Setup of job 5946:
==> flow/design.v (excerpt) <==
module design_5 #(parameter width = 8, parameter cwidth =4)(
  input [width-1:0] OPA, OPB,
  input CLK, RST, CE, MODE, CIN,
  input [1:0] INP_VALID,
  input [cwidth-1:0] CMD,
  output reg [2*width:0] RES,
  output reg OFLOW,
  output reg COUT,
  output reg G,
  output reg L,
  output reg E,
  output reg ERR
);
reg [2*width:0] temp;
reg [2*width:0] next_RES;
reg next_COUT, next_OFLOW, next_G, next_L, next_E, next_ERR;
localparam CMD_ADD = 4'b0000;
localparam CMD_SUB = 4'b0001;
localparam CMD_ADD_CIN = 4'b0010;
localparam CMD_SUB_CIN = 4'b0011;
localparam CMD_EGL = 4'b1000;
localparam CMD_INC_MUL = 4'b1001;
localparam CMD_SHIFT_MUL = 4'b1010;
localparam CMD_SI_UNSI_ADD = 4'b1011;
localparam CMD_SI_UNSI_SUB = 4'b1100;
localparam CMD_INC_A = 4'b0100;
localparam CMD_DEC_A = 4'b0101;
localparam CMD_INC_B = 4'b0110;
localparam CMD_DEC_B = 4'b0111;
localparam CMD_AND = 4'b0000;
localparam CMD_NAND = 4'b0001;
localparam CMD_OR = 4'b0010;
localparam CMD_NOR = 4'b0011;
localparam CMD_XOR = 4'b0100;
localparam CMD_XNOR = 4'b0101;
localparam CMD_ROL_A_B = 4'b1100;
localparam CMD_ROR_A_B = 4'b1101;
localparam CMD_NOT_A = 4'b0110;
localparam CMD_SHR1_A = 4'b1000;
  ...
Size in the first run: about 50 I/O pins.
Settings: LEC_CHECK=0, CAP_MARGIN=20, CELL_PAD_IN_SITES_GLOBAL_PLACEMENT=3, CORE_ASPECT_RATIO=1.27, CORE_MARGIN=10, CORE_UTILIZATION=40, CTS_CLUSTER_DIAMETER=238, CTS_CLUSTER_SIZE=90, MIN_ROUTING_LAYER=met2, SLEW_MARGIN=20, TNS_END_PERCENT=90; clock period 8.0 ns.
run.sh (not shown) runs the stock make flow with config.mk's settings and CLKGATE_MAP_FILE=.
Looking at the reports, job 5946 completed the entire flow and the layout it produced met the timing, design-rule and antenna checks.
Inputs modified between job 5946 and job 3747:
Settings: changing CAP_MARGIN from 20 to 10; changing CORE_MARGIN from 10 to 2; changing CORE_UTILIZATION from 40 to 17; removing CTS_CLUSTER_DIAMETER (formerly 238); removing CORE_ASPECT_RATIO (formerly 1.27); setting HOLD_SLACK_MARGIN to 0.16 for the first time; changing TNS_END_PERCENT from 90 to 40; setting GPL_TIMING_DRIVEN to 0 for the first time; setting GPL_ROUTABILITY_DRIVEN to 0 for the first time; setting ABC_AREA to 1 for the first time; removing CTS_CLUSTER_SIZE (formerly 90); setting PLACE_DENSITY_LB_ADDON to 0.29 for the first time.
### Flow results
Cell depth of the worst setup path, job 3747 and job 5946, lower one = job 5946. [compare] base=job 5946 new=job 3747: number of distinct standard cells referenced by the synthesized netlist shows a reduction of 59%, share of final layout cell area taken by non-clock buffers shows a reduction of 1.6 points.
Edits applied to the flow inputs when going from job 3747 to job 4286:
Settings: HOLD_SLACK_MARGIN no longer set, was 0.16; MIN_ROUTING_LAYER no longer set, was met2; CORE_UTILIZATION now 40, was 17; ABC_AREA no longer set, was 1; CAP_MARGIN now 20, was 10; PLACE_DENSITY_LB_ADDON no longer set, was 0.29; GPL_TIMING_DRIVEN no longer set, was 0; TNS_END_PERCENT no longer set, was 40; GPL_ROUTABILITY_DRIVEN no longer set, was 0; CELL_PAD_IN_SITES_GLOBAL_PLACEMENT no longer set, was 3.
==> comparison <==
Job 4286: done, clean on timing, DRC and antenna. Compared with job 3747, in job 4286 synthesis-to-finish area growth went down; wire length of the first global-routing pass went down; number of nets at floorplan went down; slack of the worst reg-to-reg path went down. In the flow results for job 4286 and job 3747, the area after synthesis is smaller on job 3747. Job 4286 against job 3747: sequential share of layout area moved up, post-route standard cell area excluding fillers went down 4.2%. Job 4286 has die outline width below what job 3747 had. Looking at layer with the highest usage, the met3 result is from job 3747; the met2 one comes from job 4286. Summary of job 4286 over job 3747: maximum frequency has increased, number of non-clock buffers in the layout has decreased.
Edits applied to the flow inputs when going from job 4286 to job 1876:
Settings: GPL_TIMING_DRIVEN newly set to 0; CELL_PAD_IN_SITES_GLOBAL_PLACEMENT newly set to 3; CAP_MARGIN changed from 20 to 10; PLACE_DENSITY_LB_ADDON newly set to 0.29; TNS_END_PERCENT newly set to 5; ABC_AREA newly set to 1; CTS_CLUSTER_SIZE newly set to 53; MIN_ROUTING_LAYER newly set to met2; CTS_CLUSTER_DIAMETER newly set to 207; CORE_UTILIZATION changed from 40 to 17; GPL_ROUTABILITY_DRIVEN newly set to 0; HOLD_SLACK_MARGIN newly set to 0.16.
Notes after the runs:
Measured against job 4286, the width of the die of job 1876 comes out at 1.5 times the reference value. Job 1876 against job 4286; detailed-route vias per instance is up by a few percent. Delta(worst setup slack, job 1876 - job 4286) < 0. Comparing job 4286 and job 1876, combinational power share is higher on job 4286. From job 4286 to job 1876 the numbers moved as follows: wire length of the first global-routing pass now sits higher; met2 routing resource usage after global routing went down 13 points. The lower clock share of power of job 4286 and job 1876 is in job 4286. Job 1876 ended with less global-route usage over all layers than job 4286. Taking job 4286 as the reference point, the average cell area after synthesis of job 1876 falls by about 23%. What job 4286 reported for logic area has to be multiplied by 0.943 to get the figure for job 1876. The critical path required time was comparable across job 4286 and job 1876.

## job 3027
The RTL this note starts from:
==> flow/design.v <==
module design_5 #(parameter width = 8, parameter cwidth =4)(
  input [width-1:0] OPA, OPB,
  input CLK, RST, CE, MODE, CIN,
  input [1:0] INP_VALID,
  input [cwidth-1:0] CMD,
  output reg [2*width:0] RES,
  output reg OFLOW,
  output reg COUT,
  output reg G,
  output reg L,
  output reg E,
  output reg ERR
);
reg [2*width:0] temp;
reg [2*width:0] next_RES;
reg next_COUT, next_OFLOW, next_G, next_L, next_E, next_ERR;
localparam CMD_ADD = 4'b0000;
localparam CMD_SUB = 4'b0001;
localparam CMD_ADD_CIN = 4'b0010;
localparam CMD_SUB_CIN = 4'b0011;
localparam CMD_EGL = 4'b1000;
localparam CMD_INC_MUL = 4'b1001;
localparam CMD_SHIFT_MUL = 4'b1010;
localparam CMD_SI_UNSI_ADD = 4'b1011;
localparam CMD_SI_UNSI_SUB = 4'b1100;
localparam CMD_INC_A = 4'b0100;
localparam CMD_DEC_A = 4'b0101;
localparam CMD_INC_B = 4'b0110;
localparam CMD_DEC_B = 4'b0111;
localparam CMD_AND = 4'b0000;
localparam CMD_NAND = 4'b0001;
localparam CMD_OR = 4'b0010;
localparam CMD_NOR = 4'b0011;
localparam CMD_XOR = 4'b0100;
localparam CMD_XNOR = 4'b0101;
localparam CMD_ROL_A_B = 4'b1100;
localparam CMD_ROR_A_B = 4'b1101;
localparam CMD_NOT_A = 4'b0110;
localparam CMD_SHR1_A = 4'b1000;
localparam CMD_SHLI_A = 4'b1001;
localparam CMD_NOT_B = 4'b0111;
localparam CMD_SHR1_B = 4'b1010;
localparam CMD_SHL1_B = 4'b1011;
wire [2:0] amount;
assign amount = OPB[2:0];
always@(posedge CLK or posedge RST)
begin
    if(RST)begin
        next_RES <= 'b0;
        next_COUT <= 1'b0;
        next_OFLOW <= 1'b0;
        next_G <= 1'b0;
        next_E <= 1'b0;
        next_L <= 1'b0;
        next_ERR <= 1'b0;
    end
    else if(CE)
    begin
        if(INP_VALID == 2'b00)
        begin
            next_RES <= 'b0;
            next_COUT <= 1'b0;
            next_OFLOW <= 1'b0;
            next_G <= 1'b0;
            next_E <= 1'b0;
            next_L <= 1'b0;
            next_ERR <= 1'b0;
        end
        else if(INP_VALID ==2'b11)
        begin
            next_RES <= 'b0;
            next_COUT <= 1'b0;
            next_OFLOW <= 1'b0;
            next_G <= 1'b0;
            next_E <= 1'b0;
            next_L <= 1'b0;
            next_ERR <= 1'b0;
            if(MODE)begin
                case(CMD)
                    CMD_ADD:
                    begin
                        temp = OPA + OPB;
                        next_RES <= temp;
                        next_COUT <= temp[width];
                    end
                    CMD_SUB:
                    begin
                        next_OFLOW <= (OPA<OPB)?1'b1:1'b0;
                        next_RES <= OPA-OPB;
                    end
                    CMD_ADD_CIN:
                    begin
                        temp = OPA + OPB + CIN;
                        next_RES <= temp;
                        next_COUT <= temp[width];
                    end
                    CMD_SUB_CIN:
                    begin
                        next_OFLOW <= (OPA<OPB)?1'b1:1'b0;
                        next_RES <= OPA-OPB-CIN;
                    end
                    CMD_EGL:
                    begin
                        next_RES <= 'b0;
                        if(OPA==OPB)
                        begin
                            next_E <= 1'b1;
                            next_G <= 1'b0;
                            next_L <= 1'b0;
                        end
                        else if(OPA>OPB)
                        begin
                            next_E <= 1'b0;
                            next_G <= 1'b1;
                            next_L <= 1'b0;
                        end
                        else
                        begin
                            next_E <= 1'b0;
                            next_G <= 1'b0;
                            next_L <= 1'b1;
                        end
                    end
                    CMD_INC_MUL:
                    begin
                        temp = (OPA+1) * (OPB+1);
                        next_RES <= temp;
                        next_COUT <= temp[2*width];
                    end
                    CMD_SHIFT_MUL:
                    begin
                        temp =(OPA<<1)*OPB;
                        next_RES <= temp;
                        next_COUT <= temp[2*width];
                    end
                    CMD_SI_UNSI_ADD:
                    begin
                        temp = $signed(OPA) + $signed(OPB);
                        next_RES <= temp;
                        next_COUT <= temp[width];
                        next_OFLOW <= ((OPA[width-1] == OPB[width-1]) && (temp[width-1] != OPA[width-1])) ? 1'b1 : 1'b0;
                        if($signed(OPA)==$signed(OPB))
                        begin
                            next_E <= 1'b1;
                            next_G <= 1'b0;
                            next_L <= 1'b0;
                        end
                        else if($signed(OPA)>$signed(OPB))
                        begin
                            next_E <= 1'b0;
                            next_G <= 1'b1;
                            next_L <= 1'b0;
                        end
                        else
                        begin
                            next_E <= 1'b0;
                            next_G <= 1'b0;
                            next_L <= 1'b1;
                        end
                    end
                    CMD_SI_UNSI_SUB:
                    begin
                        temp = $signed(OPA) - $signed(OPB);
                        next_RES<= temp;
                        next_COUT <= temp[width];
                       next_OFLOW <= ((OPA[width-1] != OPB[width-1]) && (temp[width-1] != OPA[width-1])) ? 1'b1 : 1'b0;
                        if($signed(OPA) == $signed(OPB))
                        begin
                            next_E <= 1'b1;
                            next_G <= 1'b0;
                            next_L <= 1'b0;
                        end
                        else if($signed(OPA) > $signed(OPB))
                        begin
                            next_E <= 1'b0;
                            next_G <= 1'b1;
                            next_L <= 1'b0;
                        end
                        else
                        begin
                            next_E <= 1'b0;
                            next_G <= 1'b0;
                            next_L <= 1'b1;
                        end
                    end
                    default:
                    begin
                        next_RES <= 'b0;
                        next_COUT <= 1'b0;
                        next_OFLOW <= 1'b0;
                        next_G <= 1'b0;
                        next_E <= 1'b0;
                        next_L <= 1'b0;
                        next_ERR <= 1'b0;
                    end
                endcase
            end
            else begin
                case(CMD)
                    CMD_AND:next_RES <= {{width*2-(width-1){1'b0}},OPA&OPB};
                    CMD_NAND:next_RES <= {{width*2-(width-1){1'b0}},~(OPA&OPB)};
                    CMD_OR:next_RES <= {{width*2-(width-1){1'b0}},OPA|OPB};
                    CMD_NOR:next_RES <= {{width*2-(width-1){1'b0}},~(OPA|OPB)};
                    CMD_XOR:next_RES <= {{width*2-(width-1){1'b0}},OPA^OPB};
                    CMD_XNOR:next_RES <= {{width*2-(width-1){1'b0}},~(OPA^OPB)};
                    CMD_ROL_A_B:
                    begin
                        if (amount == 0)
                            next_RES <= {{width*2-(width-1){1'b0}}, OPA};
                        else
                            next_RES <= {{width*2-(width){1'b0}}, (OPA << amount) | (OPA >> (width - amount))};
                        next_ERR <= (width > 3 && |OPB[width-1:3]) ? 1'b1 : 1'b0;
                    end
                    CMD_ROR_A_B:
                    begin
                        if (amount == 0)
                            next_RES <= {{width*2-(width-1){1'b0}}, OPA};
                        else
                            next_RES <= {{width*2-(width-1){1'b0}}, (OPA >> amount) | (OPA << (width - amount))};
                        next_ERR <= (width > 3 && |OPB[width-1:3]) ? 1'b1 : 1'b0;
                    end
                    default:
                    begin
                        next_RES <='b0;
                        next_COUT <= 1'b0;
                        next_OFLOW <= 1'b0;
                        next_G <= 1'b0;
                        next_E <= 1'b0;
                        next_L <= 1'b0;
                        next_ERR <= 1'b0;
                    end
                endcase
            end
        end
        else if(INP_VALID == 2'b01)
        begin
            next_RES <=  'b0;
            next_COUT <= 1'b0;
            next_OFLOW <= 1'b0;
            next_G <= 1'b0;
            next_E <= 1'b0;
            next_L <= 1'b0;
            next_ERR <= 1'b0;
            if(MODE)begin
                case(CMD)
                    CMD_INC_A:next_RES <= OPA+1;
                    CMD_DEC_A:next_RES <= OPA-1;
                    default:
                    begin
                        next_RES <= 'b0;
                        next_COUT <= 1'b0;
                        next_OFLOW <= 1'b0;
                        next_G <= 1'b0;
                        next_E <= 1'b0;
                        next_L <= 1'b0;
                        next_ERR <= 1'b0;
                    end
                endcase
            end
            else begin
                case(CMD)
                    CMD_NOT_A:next_RES <= {{width*2-(width-1){1'b0}},~OPA};
                    CMD_SHR1_A:next_RES <= {{width*2-(width-1){1'b0}},OPA>>1};
                    CMD_SHLI_A:next_RES <= {{width*2-(width-1){1'b0}},OPA<<1};
                    default:
                    begin
                        next_RES <= 'b0;
                        next_COUT <= 1'b0;
                        next_OFLOW <= 1'b0;
                        next_G <= 1'b0;
                        next_E <= 1'b0;
                        next_L <= 1'b0;
                        next_ERR <= 1'b0;
                    end
                endcase
            end
        end
        else if(INP_VALID == 2'b10)
            begin
                next_RES <= 'b0;
                next_COUT <= 1'b0;
                next_OFLOW <= 1'b0;
                next_G <= 1'b0;
                next_E <= 1'b0;
                next_L <= 1'b0;
                next_ERR <= 1'b0;
                if(MODE) begin
                    case(CMD)
                        CMD_INC_B: next_RES <= OPB + 1;
                        CMD_DEC_B: next_RES <= OPB - 1;
                        default:
                        begin
                            next_RES <= 'b0;
                            next_COUT <= 1'b0;
                            next_OFLOW <= 1'b0;
                            next_G <= 1'b0;
                            next_E <= 1'b0;
                            next_L <= 1'b0;
                            next_ERR <= 1'b0;
                        end
                    endcase
                end
                else begin
                    case(CMD)
                        CMD_NOT_B:next_RES <= {{width*2-(width-1){1'b0}},~OPB};
                        CMD_SHR1_B:next_RES <= {{width*2-(width-1){1'b0}},OPB>>1};
                        CMD_SHL1_B:next_RES <= {{width*2-(width-1){1'b0}},OPB<<1};
                        default:
                        begin
                            next_RES <= 'b0;
                            next_COUT <= 1'b0;
                            next_OFLOW <= 1'b0;
                            next_G <= 1'b0;
                            next_E <= 1'b0;
                            next_L <= 1'b0;
                            next_ERR <= 1'b0;
                        end
                    endcase
                end
        end
    end
end
always @(posedge CLK or posedge RST) begin
    if(RST) begin
        RES <= 'b0;
        COUT <= 1'b0;
        OFLOW <= 1'b0;
        G <= 1'b0;
        E <= 1'b0;
        L <= 1'b0;
        ERR <= 1'b0;
    end else if (CE) begin
        RES <= next_RES;
        COUT <= next_COUT;
        OFLOW <= next_OFLOW;
        G <= next_G;
        L <= next_L;
        E <= next_E;
        ERR <= next_ERR;
    end
end
endmodule
make LEC_CHECK=0 ABC_AREA=1 CAP_MARGIN=20 CELL_PAD_IN_SITES_GLOBAL_PLACEMENT=2 CORE_ASPECT_RATIO=1.95 CORE_MARGIN=2 CORE_UTILIZATION=40 CTS_CLUSTER_DIAMETER=378 CTS_CLUSTER_SIZE=98 PLACE_DENSITY=0.37 SLEW_MARGIN=20 TNS_END_PERCENT=5 finish   # period 8.0 ns
Job 3027 reached the end of the flow, and the finished layout is clean on the timing, design-rule and antenna checks.
Relative to job 3027, the following input files were edited for job 5706:
- clearing CELL_PAD_IN_SITES_GLOBAL_PLACEMENT, which used to be 2
- clearing TNS_END_PERCENT, which used to be 5
- clearing ABC_AREA, which used to be 1
- clearing CTS_CLUSTER_DIAMETER, which used to be 378
- clearing CORE_ASPECT_RATIO, which used to be 1.95
- clearing PLACE_DENSITY, which used to be 0.37
- clearing CTS_CLUSTER_SIZE, which used to be 98
- swapping 40 for 59 in CORE_UTILIZATION
- swapping 8.0 for 4.2 in the clock period (ns, I/O delays scaled along)
Notes after the runs:
- In job 5706 the implementation completed, yet the final layout does not meet the checks, the culprit being negative setup slack.
- Sequential-cell power consumption up about 100% in job 5706 wrt job 3027
- Compared with job 3027, in job 5706 average via count per standard cell +about 21%, sequential share of cell area saw a decrease.
- Job 3027 reports its beginning of the critical path as OPA[0] while job 5706 reports OPA[1].
- Job 5706 has less setup slack than job 3027.
#### Input delta (job 4356 over job 5706)
- CTS_CLUSTER_DIAMETER now 31, previously not set
- CORE_UTILIZATION now 70, was 59
- CTS_CLUSTER_SIZE now 32, previously not set
- HOLD_SLACK_MARGIN now -0.09, previously not set
- the clock period (ns, I/O delays scaled along) now 5.97, was 4.2
- Status(job 4356) = ERROR, stage = 5_1_grt
- H-tree depth across job 4356 and job 5706: no real change.
- Max number of instances in the placed design across job 4356 and job 5706: job 5706
- Job 4356 against job 5706; height of the chip is down by a little under 10%.
- When job 4356 is set beside job 5706, its standard cell area after detailed placement turns out to be about 7% smaller.
- Compared with job 5706, in job 4356 overall chip area lost about 15%, post-CTS repair timing setup buffer count lower.
Setup changes, job 4356 to job 719
- HOLD_SLACK_MARGIN: -0.09 -> unset
- CTS_CLUSTER_DIAMETER: 31 -> unset
- CORE_UTILIZATION: 70 -> 56
- CTS_CLUSTER_SIZE: 32 -> unset
- the clock period (ns, I/O delays scaled along): 5.97 -> 7.57
Findings:
- Tool error GRT-0232 stopped job 4356 during 5_1_grt; no final results.
- Job 719: no failed stages, no open violations at the end
- Changes observed in job 719 relative to job 4356: setup slack at placement higher; synthesized area per cell barely changed; effective utilization at floorplan -14 points; placed wire-length estimate after detailed placement has decreased.
- In the tables for job 4356 and job 719, die area reads higher with job 719.
- Reported for job 4356 and job 719, area after synthesis turned out identical to the last digit.
- Job 719 reports a lower post-CTS setup buffer count than job 4356 does.
- Diff job 4356 -> job 719: height of the die grew by about 11%; placement row count grew by 5; standard cell core area grew by 24%.
Input changes introduced in job 5001 (baseline for comparison: job 719):
- CTS_CLUSTER_DIAMETER now 29, previously not set
- CORE_UTILIZATION now 65, was 56
- the clock period (ns, I/O delays scaled along) now 5.63, was 7.57
--- outcome ---
Job 5001 did not make it past 5_1_grt, where a tool error ended it.
No stage failed in job 719, and the final checks on the layout all came back clean.
Compared with job 719, in job 5001 post-CTS setup repair buffer count now larger, overall die width lost about 7%, cell area after placement now larger.
Note that the post-DP HPWL recorded for job 5001 amounts to 1.09 times the value seen in job 719.
Job 5001 — row count about 6% lower, job 719 as reference
Die area, job 5001 vs job 719: down by more than 10%
When job 5001 is measured against job 719, its height of the chip turns out 10 µm lower.
Delta (job 5001 minus job 719): worst setup slack after placement went down; routability congestion estimate now larger.
The following lists how job 6549 was set up differently from job 5001:
- putting HOLD_SLACK_MARGIN at -0.09 where nothing was set
- clearing CTS_CLUSTER_DIAMETER, which used to be 29
- swapping 65 for 66 in CORE_UTILIZATION
- swapping 5.63 for 5.97 in the clock period (ns, I/O delays scaled along)
--- outcome ---
Job 6549: number of core rows 1 below job 5001
On I/O pin total, job 5001 tracks job 6549 almost exactly.
Job 6549 vs job 5001: vertical extent of the die down slightly
Post-synthesis cell area: job 6549 vs job 5001 identical
Re number of port buffers: no difference whatsoever between job 5001 and job 6549.
In the floorplan summary, job 6549 is listed with a die area less than that of job 5001.
Job 5001 → job 6549: routability congestion estimate now larger; pre-CTS setup slack +0.22 ns; number of cells in the yosys synthesis report barely changed.
The flow for job 6549 finished, though final verification flagged max-capacitance violations, max-slew violations, negative setup slack.
No activity file was given, so power comes from the tool's default toggle rates.
